// arkanoid_audio
module arkanoid_audio
(
	input                clk_48m,
	input                reset,       
	input          [9:0] sound_raw,   
	input                pause,
	input                vol_boost,
	output signed [15:0] sound
);
For scale: roughly 22000 um^2 of cells after synthesis.
Settings: LEC_CHECK=0, ABC_AREA=0, CAP_MARGIN=20, CELL_PAD_IN_SITES_DETAIL_PLACEMENT=2, CELL_PAD_IN_SITES_GLOBAL_PLACEMENT=2, CORE_ASPECT_RATIO=1.11, CORE_MARGIN=10, CORE_UTILIZATION=15, CTS_CLUSTER_DIAMETER=343, CTS_CLUSTER_SIZE=45, GPL_TIMING_DRIVEN=0, HOLD_SLACK_MARGIN=0.19, MAX_ROUTING_LAYER=met4, PLACE_DENSITY_LB_ADDON=0.04, SLEW_MARGIN=5, TNS_END_PERCENT=40; clock period 17.0 ns.
run.sh (not shown) runs the stock make flow with config.mk's settings and CLKGATE_MAP_FILE=.
The baseline ran to the end with no violations.
Then changed:
ABC_AREA = not set   (was 0)
CELL_PAD_IN_SITES_DETAIL_PLACEMENT = not set   (was 2)
CELL_PAD_IN_SITES_GLOBAL_PLACEMENT = not set   (was 2)
CORE_ASPECT_RATIO = not set   (was 1.11)
CORE_MARGIN = 2   (was 10)
CORE_UTILIZATION = 40   (was 15)
CTS_CLUSTER_DIAMETER = not set   (was 343)
CTS_CLUSTER_SIZE = not set   (was 45)
GPL_TIMING_DRIVEN = not set   (was 0)
HOLD_SLACK_MARGIN = not set   (was 0.19)
MAX_ROUTING_LAYER = not set   (was met4)
PLACE_DENSITY_LB_ADDON = not set   (was 0.04)
SLEW_MARGIN = 20   (was 5)
TNS_END_PERCENT = not set   (was 40)
clock period = 10.3 ns   (was 17.0 ns; I/O delays follow)
- The new run produced a clean layout
- global-route usage climbs by 8.2 points
- first-iteration DRC count rose by 92%
- clock power went up by 47%
- routed wire length falls by 40%
- final cell count decreases by 28%
- via count falls by 3.1%
Then changed:
CORE_UTILIZATION = 45   (was 40)
Count of clock-buffer cells in the layout stays the same.
Sequential share of layout area stays flat.
Routed wire length fell slightly.
Setup slack loses 0.045 ns.
Cell area stays flat.
Critical path depth rose by 1.
Non-clock buffer count rose by 4.
Hold slack hardly moves.
Global-route usage rose by 2.4 points.
Then changed:
CORE_UTILIZATION = 71   (was 45)
CTS_CLUSTER_DIAMETER = 29   (was not set)
SETUP_SLACK_MARGIN = 2.61   (was not set)
clock period = 9.3 ns   (was 10.3 ns; I/O delays follow)
What happened: This time the run produced a layout that fails on setup timing; global-route usage rises by 14 points; register-to-register slack degrades by 0.63 ns; via count rises by 8.9%; non-clock buffer count rises by 134; die size falls by 36%.
Then changed:
CORE_UTILIZATION = 67   (was 71)
CTS_CLUSTER_DIAMETER = 264   (was 29)
CTS_CLUSTER_SIZE = 99   (was not set)
SETUP_SLACK_MARGIN = -1.74   (was 2.61)
clock period = 20.0 ns   (was 9.3 ns; I/O delays follow)
Now the flow ran to the end with no violations; die size climbs by 5.8%; final cell count shrinks by 3.2%; worst setup slack improved by 10 ns; core utilization went down by 11 points; design area is lower by 8.5%; wire length falls by 9.6%; sequential power falls by 53%.

## job 8168
Starting RTL as in the previous note.
clock: 6.35 ns
lec_check: 0
cap_margin: 20
cell_pad_in_sites_detail_placement: 0
cell_pad_in_sites_global_placement: 0
core_aspect_ratio: 0.89
core_margin: 2
core_utilization: 70
cts_cluster_size: 41
gpl_routability_driven: 1
hold_slack_margin: 0.12
max_routing_layer: met4
min_routing_layer: met1
place_density_lb_addon: 0.07
slew_margin: 40
The final report for job 8168 shows a completed flow and a layout that fails verification, specifically negative setup slack.
Modified inputs, job 5054 compared to job 8168
Settings: a change of HOLD_SLACK_MARGIN from 0.12 to -0.08; a change of GPL_ROUTABILITY_DRIVEN from 1 to 0; a deleted CELL_PAD_IN_SITES_GLOBAL_PLACEMENT that had been 0; a change of CORE_UTILIZATION from 70 to 72; a change of PLACE_DENSITY_LB_ADDON from 0.07 to 0.09; a change of CTS_CLUSTER_SIZE from 41 to 22; a change of the clock period (ns, I/O delays scaled along) from 6.35 to 8.89.
Findings:
Job 5054 -> stages 100% | layout checks FAIL | negative setup slack. [compare] base=job 8168 new=job 5054: global-route track usage on met1 decreased 1.6 points, total global routing track utilization now sits lower, maximum frequency rose 2.6%, register share of total power higher. Job 5054 against job 8168: utilization has decreased; growth of design area from synthesis to finish has decreased. Between job 5054 and job 8168, the worst hold slack figures differ only marginally. Between job 8168 and job 5054, the flow reports critical path depth decreasing by a few percent. Of job 5054 and job 8168, it is job 5054 that has the higher setup TNS. Job 5054 vs. job 8168: overall routed net length went down by 17%. Diff job 8168 -> job 5054 | ratio of routed vias to standard cells | down by a few percent.
Input changes introduced in job 682 (baseline for comparison: job 5054):
Settings: ABC_AREA newly set to 1; PLACE_DENSITY_LB_ADDON removed (was 0.09); PLACE_DENSITY newly set to 0.39; SLEW_MARGIN changed from 40 to 0; CTS_CLUSTER_SIZE changed from 22 to 80; CTS_CLUSTER_DIAMETER newly set to 216; SETUP_SLACK_MARGIN newly set to 0.78.
--- outcome ---
- Job 682 vs. job 5054: sequential share of layout area decreased by 0.56 points relative to the old numbers; wire length the detailed router placed on met1 higher.
- Global-route wire length before repair: job 682 > job 5054
- The higher total of endpoints with negative setup slack in the final report came out of job 682.
- Each of job 682 and job 5054 falls short of a clean finish.
- Ran to the end and failed final checks on negative setup slack: job 682.
- When job 682 is set beside job 5054, its length of the first detailed-routing pass in iterations turns out to be 9 larger.
- Sort job 682 and job 5054 by total leakage power, ascending, and job 5054 comes first.
- Job 5054 has lower synthesis area per yosys than job 682.
- Relative to job 5054, the minimum setup slack among reg-to-reg paths of job 682 is higher by 0.14 ns.
- Job 682 vs job 5054 — routed wire length climbed by more than a quarter
Inputs modified between job 682 and job 3313:
Settings: PLACE_DENSITY now 0.64, was 0.39; CORE_UTILIZATION now 20, was 72; ABC_AREA no longer set, was 1; CORE_MARGIN now 7, was 2; CTS_CLUSTER_SIZE now 55, was 80; SLEW_MARGIN now 40, was 0; SETUP_SLACK_MARGIN no longer set, was 0.78; CTS_CLUSTER_DIAMETER now 292, was 216; HOLD_SLACK_MARGIN now 0.12, was -0.08.
FAIL for each of job 3313 and job 682. Share of total power in combinational logic (lower): job 3313. [compare] base=job 682 new=job 3313: total cell area at the placement stage went up; final worst-path setup slack went up; logic share of the area went down. Of the two values seen for source of the critical timing path, lpf.lpf6db.x0[12] was produced by job 3313 and lpf.lpf6db.x0[14] by job 682. Transition time of the tightest slew-check pin in job 3313 vs job 682: down 0.22 ns.
The following lists how job 7510 was set up differently from job 3313:
Settings: a change of SLEW_MARGIN from 40 to 5; a change of CORE_MARGIN from 7 to 4; a deleted PLACE_DENSITY that had been 0.64; a change of CELL_PAD_IN_SITES_DETAIL_PLACEMENT from 0 to 2; a change of CTS_CLUSTER_DIAMETER from 292 to 231.
Results
Although job 7510 finished all stages, its layout failed final checks on negative setup slack. Final area in job 7510 vs job 3313: up about 3.2%. Compared with job 3313, in job 7510 count of clock-buffer cells in the layout went down by 1; amount of wire on met2 after detailed routing went up by about 120%; proportion of cell area occupied by multi-input gates was more or less identical; ratio of total power to cell area went up by 7.0%. In the tables for job 3313 and job 7510, number of well-tap cells placed reads lower with job 7510. Between job 3313 and job 7510, the cell count went up.
### job 7510 -> job 9055
Settings: swapping 2 for 0 in CELL_PAD_IN_SITES_DETAIL_PLACEMENT; swapping 20 for 72 in CORE_UTILIZATION; swapping 55 for 13 in CTS_CLUSTER_SIZE; swapping 0.12 for -0.08 in HOLD_SLACK_MARGIN; swapping 4 for 2 in CORE_MARGIN; clearing CTS_CLUSTER_DIAMETER, which used to be 231; putting PLACE_DENSITY_LB_ADDON at 0.09 where nothing was set; swapping 5 for 0 in SLEW_MARGIN; putting ABC_AREA at 1 where nothing was set.
Notes after the runs:
Complete run, failing final checks: job 9055, reason negative setup slack.
Job 9055 vs job 7510: post-layout period usage of the worst path down
Job 9055 against job 7510: xor and xnor area share after synthesis shrank by 0.84 points, synthesized cell count higher, sequential power went up.
From job 7510 to job 9055 the numbers moved as follows: sequential fraction of total cell area rose by 0.18 points; hold slack fell by 0.018 ns.

## job 9510
Starting RTL as in the previous note.
==> flow/config.mk <==
export PLATFORM = sky130hd
export DESIGN_NAME = arkanoid_audio
export DESIGN_NICKNAME = arkanoid_audio
export VERILOG_FILES = /design/flow/design.v
export SDC_FILE = /design/flow/constraint.sdc
export NUM_CORES = 4
export LEC_CHECK = 0
export CAP_MARGIN = 20
export CELL_PAD_IN_SITES_DETAIL_PLACEMENT = 0
export CELL_PAD_IN_SITES_GLOBAL_PLACEMENT = 1
export CORE_ASPECT_RATIO = 0.89
export CORE_MARGIN = 2
export CORE_UTILIZATION = 63
export CTS_CLUSTER_SIZE = 55
export GPL_ROUTABILITY_DRIVEN = 1
export HOLD_SLACK_MARGIN = 0.12
export MAX_ROUTING_LAYER = met4
export MIN_ROUTING_LAYER = met1
export PLACE_DENSITY_LB_ADDON = 0.07
export SLEW_MARGIN = 40
==> flow/constraint.sdc <==
create_clock -name core_clock -period 6.35 [get_ports {clk_48m}]
set_input_delay 1.2700 -clock core_clock [delete_from_list [all_inputs] [get_ports {clk_48m}]]
set_output_delay 1.2700 -clock core_clock [all_outputs]
set_load 0.01 [all_outputs]
[flow] job 9510 | stages: complete | final checks: fail | reason: negative setup slack
### job 9510 -> job 376
# job 9510
export LEC_CHECK = 0
export CAP_MARGIN = 20
export CELL_PAD_IN_SITES_DETAIL_PLACEMENT = 0
export CELL_PAD_IN_SITES_GLOBAL_PLACEMENT = 1
export CORE_ASPECT_RATIO = 0.89
export CORE_MARGIN = 2
export CORE_UTILIZATION = 63
export CTS_CLUSTER_SIZE = 55
export GPL_ROUTABILITY_DRIVEN = 1
export HOLD_SLACK_MARGIN = 0.12
export MAX_ROUTING_LAYER = met4
export MIN_ROUTING_LAYER = met1
export PLACE_DENSITY_LB_ADDON = 0.07
export SLEW_MARGIN = 40
create_clock -name core_clock -period 6.35 [get_ports {clk_48m}]
# job 376
export LEC_CHECK = 0
export ABC_AREA = 1
export CAP_MARGIN = 20
export CELL_PAD_IN_SITES_DETAIL_PLACEMENT = 0
export CORE_ASPECT_RATIO = 0.89
export CORE_MARGIN = 4
export CORE_UTILIZATION = 20
export CTS_CLUSTER_DIAMETER = 251
export CTS_CLUSTER_SIZE = 55
export GPL_ROUTABILITY_DRIVEN = 0
export HOLD_SLACK_MARGIN = 0.12
export MAX_ROUTING_LAYER = met4
export MIN_ROUTING_LAYER = met1
export PLACE_DENSITY = 0.94
export SLEW_MARGIN = 40
export TNS_END_PERCENT = 50
create_clock -name core_clock -period 8.89 [get_ports {clk_48m}]
Findings:
- Nothing crashed in job 376 and all stages finished; the problem is that the final layout failed, the offending checks being negative setup slack.
- Taking job 9510 as the reference, in job 376 combinational power -23%, met2 wire length +4100 µm, clock group share of total power -0.4 points, global routing met1 resource utilization -29 points.
- The multi-input logic cell count in job 376 is 1.11 times that in job 9510.
- Job 376 ended up with sky130_fd_sc_hd__fa_1 as its cell at the slowest stage of the critical path; job 9510 ended up with sky130_fd_sc_hd__fa_2.
- Job 376 vs job 9510: area of the mapped netlist up in job 376
- Post-detailed-routing wire length in job 376 is 25% higher than in job 9510
- Between job 9510 and job 376, instance count after placement with tap cells included is lower for job 9510, job 376 comes in above that.
> inputs changed (job 376 -> job 6381)
# job 376
export LEC_CHECK = 0
export ABC_AREA = 1
export CAP_MARGIN = 20
export CELL_PAD_IN_SITES_DETAIL_PLACEMENT = 0
export CORE_ASPECT_RATIO = 0.89
export CORE_MARGIN = 4
export CORE_UTILIZATION = 20
export CTS_CLUSTER_DIAMETER = 251
export CTS_CLUSTER_SIZE = 55
export GPL_ROUTABILITY_DRIVEN = 0
export HOLD_SLACK_MARGIN = 0.12
export MAX_ROUTING_LAYER = met4
export MIN_ROUTING_LAYER = met1
export PLACE_DENSITY = 0.94
export SLEW_MARGIN = 40
export TNS_END_PERCENT = 50
create_clock -name core_clock -period 8.89 [get_ports {clk_48m}]
# job 6381
export LEC_CHECK = 0
export CAP_MARGIN = 20
export CELL_PAD_IN_SITES_DETAIL_PLACEMENT = 0
export CORE_ASPECT_RATIO = 0.89
export CORE_MARGIN = 7
export CORE_UTILIZATION = 60
export CTS_CLUSTER_DIAMETER = 292
export CTS_CLUSTER_SIZE = 99
export GPL_ROUTABILITY_DRIVEN = 0
export HOLD_SLACK_MARGIN = 0.12
export MAX_ROUTING_LAYER = met4
export MIN_ROUTING_LAYER = met1
export PLACE_DENSITY = 0.64
export SETUP_SLACK_MARGIN = 1.77
export SLEW_MARGIN = 40
create_clock -name core_clock -period 8.89 [get_ports {clk_48m}]
Findings:
- Status job 6381: flow complete, layout not clean - negative setup slack
- Job 6381 vs job 376: total routed wirelength down
- Compared with job 376, power density over the cells in job 6381 decreased by more than 10%.
- The share of the clock period used by the worst path after layout in job 6381 sits 2.3 points above the value recorded for job 376.
[inputs] job 4114 vs job 6381
# job 6381
export LEC_CHECK = 0
export CAP_MARGIN = 20
export CELL_PAD_IN_SITES_DETAIL_PLACEMENT = 0
export CORE_ASPECT_RATIO = 0.89
export CORE_MARGIN = 7
export CORE_UTILIZATION = 60
export CTS_CLUSTER_DIAMETER = 292
export CTS_CLUSTER_SIZE = 99
export GPL_ROUTABILITY_DRIVEN = 0
export HOLD_SLACK_MARGIN = 0.12
export MAX_ROUTING_LAYER = met4
export MIN_ROUTING_LAYER = met1
export PLACE_DENSITY = 0.64
export SETUP_SLACK_MARGIN = 1.77
export SLEW_MARGIN = 40
create_clock -name core_clock -period 8.89 [get_ports {clk_48m}]
# job 4114
export LEC_CHECK = 0
export CAP_MARGIN = 20
export CELL_PAD_IN_SITES_DETAIL_PLACEMENT = 0
export CORE_ASPECT_RATIO = 0.89
export CORE_MARGIN = 7
export CORE_UTILIZATION = 20
export CTS_CLUSTER_SIZE = 55
export GPL_ROUTABILITY_DRIVEN = 0
export HOLD_SLACK_MARGIN = 0.12
export MAX_ROUTING_LAYER = met4
export MIN_ROUTING_LAYER = met2
export PLACE_DENSITY_LB_ADDON = 0.09
export SLEW_MARGIN = 40
create_clock -name core_clock -period 8.89 [get_ports {clk_48m}]
### Flow results
Job 6381 tops out at a lower clock frequency than job 4114.
Comparing job 4114 with job 6381, the final-layout worst hold slack came out essentially unchanged.
Cmp job 6381 and job 4114 / worst voltage drop across the vdd grid / lower: job 4114
Of job 6381 and job 4114, the lower sequential share of layout area belongs to job 4114.
Post-place instance area (lower): job 6381
Of the two candidates, job 6381 has the worse time the worst path needs with I/O delays and setup and job 4114 the better one.
[job 4114] via density per instance rose about 3.7% relative to job 6381
The higher iteration tally of the first detailed-router pass of job 6381 and job 4114 is in job 4114.
No crash in job 4114: every stage finished, but the layout fails its final checks due to negative setup slack.
Total number of tap cells: job 4114 > job 6381
Side by side, worst reg-to-reg path cell count turned out lower in job 4114 than in job 6381.
Against job 6381, job 4114 comes in 0.02 ns higher on clock-pin slew on the worst setup and hold paths.
Relative to job 4114, the following input files were edited for job 836:
# job 4114
export LEC_CHECK = 0
export CAP_MARGIN = 20
export CELL_PAD_IN_SITES_DETAIL_PLACEMENT = 0
export CORE_ASPECT_RATIO = 0.89
export CORE_MARGIN = 7
export CORE_UTILIZATION = 20
export CTS_CLUSTER_SIZE = 55
export GPL_ROUTABILITY_DRIVEN = 0
export HOLD_SLACK_MARGIN = 0.12
export MAX_ROUTING_LAYER = met4
export MIN_ROUTING_LAYER = met2
export PLACE_DENSITY_LB_ADDON = 0.09
export SLEW_MARGIN = 40
create_clock -name core_clock -period 8.89 [get_ports {clk_48m}]
# job 836
export LEC_CHECK = 0
export CAP_MARGIN = 20
export CELL_PAD_IN_SITES_DETAIL_PLACEMENT = 2
export CORE_ASPECT_RATIO = 0.89
export CORE_MARGIN = 4
export CORE_UTILIZATION = 20
export CTS_CLUSTER_SIZE = 55
export GPL_ROUTABILITY_DRIVEN = 0
export HOLD_SLACK_MARGIN = 0.12
export MAX_ROUTING_LAYER = met4
export MIN_ROUTING_LAYER = met2
export PLACE_DENSITY_LB_ADDON = 0.09
export SLEW_MARGIN = 5
create_clock -name core_clock -period 8.89 [get_ports {clk_48m}]
[summary]
Job 836: fraction of standard cell area in multi-input logic higher than job 4114
Number of tap cells added at floorplan was lower in the run labelled job 836.
Job 836 vs job 4114 on fraction of the cycle the final worst path needs: job 836 is the higher one.
Every stage of job 836 finished as expected; the final checks, on the other hand, flagged negative setup slack, which means the layout fails.
Power in sequential cells of job 836 is on par with job 4114.
Against job 4114, met3 layer wire length in the routed design in job 836 rose by a few percent.
Modified inputs, job 1614 compared to job 836
# job 836
export LEC_CHECK = 0
export CAP_MARGIN = 20
export CELL_PAD_IN_SITES_DETAIL_PLACEMENT = 2
export CORE_ASPECT_RATIO = 0.89
export CORE_MARGIN = 4
export CORE_UTILIZATION = 20
export CTS_CLUSTER_SIZE = 55
export GPL_ROUTABILITY_DRIVEN = 0
export HOLD_SLACK_MARGIN = 0.12
export MAX_ROUTING_LAYER = met4
export MIN_ROUTING_LAYER = met2
export PLACE_DENSITY_LB_ADDON = 0.09
export SLEW_MARGIN = 5
create_clock -name core_clock -period 8.89 [get_ports {clk_48m}]
# job 1614
export LEC_CHECK = 0
export CAP_MARGIN = 20
export CELL_PAD_IN_SITES_DETAIL_PLACEMENT = 0
export CORE_ASPECT_RATIO = 0.5
export CORE_MARGIN = 7
export CORE_UTILIZATION = 20
export CTS_CLUSTER_DIAMETER = 292
export CTS_CLUSTER_SIZE = 99
export GPL_ROUTABILITY_DRIVEN = 0
export HOLD_SLACK_MARGIN = 0.12
export MAX_ROUTING_LAYER = met4
export MIN_ROUTING_LAYER = met1
export PLACE_DENSITY = 0.64
export SLEW_MARGIN = 40
create_clock -name core_clock -period 8.89 [get_ports {clk_48m}]
### Flow results
As for a clean layout from job 836 and job 1614, there is none. What the final checks of job 1614 revealed, after a flow that finished every stage, was a layout that fails on negative setup slack. Total power: job 1614 below job 836. On post-layout instance count excluding filler cells, the lower figure sits with job 1614, not job 836. Compared with job 836, job 1614 shows a total of fill cells in the finished design that is about 5% lower. Wire length of the first global-routing pass, job 1614 vs job 836: down by more than a quarter. Taking job 836 as the reference, in job 1614 clock-buffer cell count saw a decrease; flip-flop count saw little to no change.
Power is estimated from default activity; no workload was simulated.
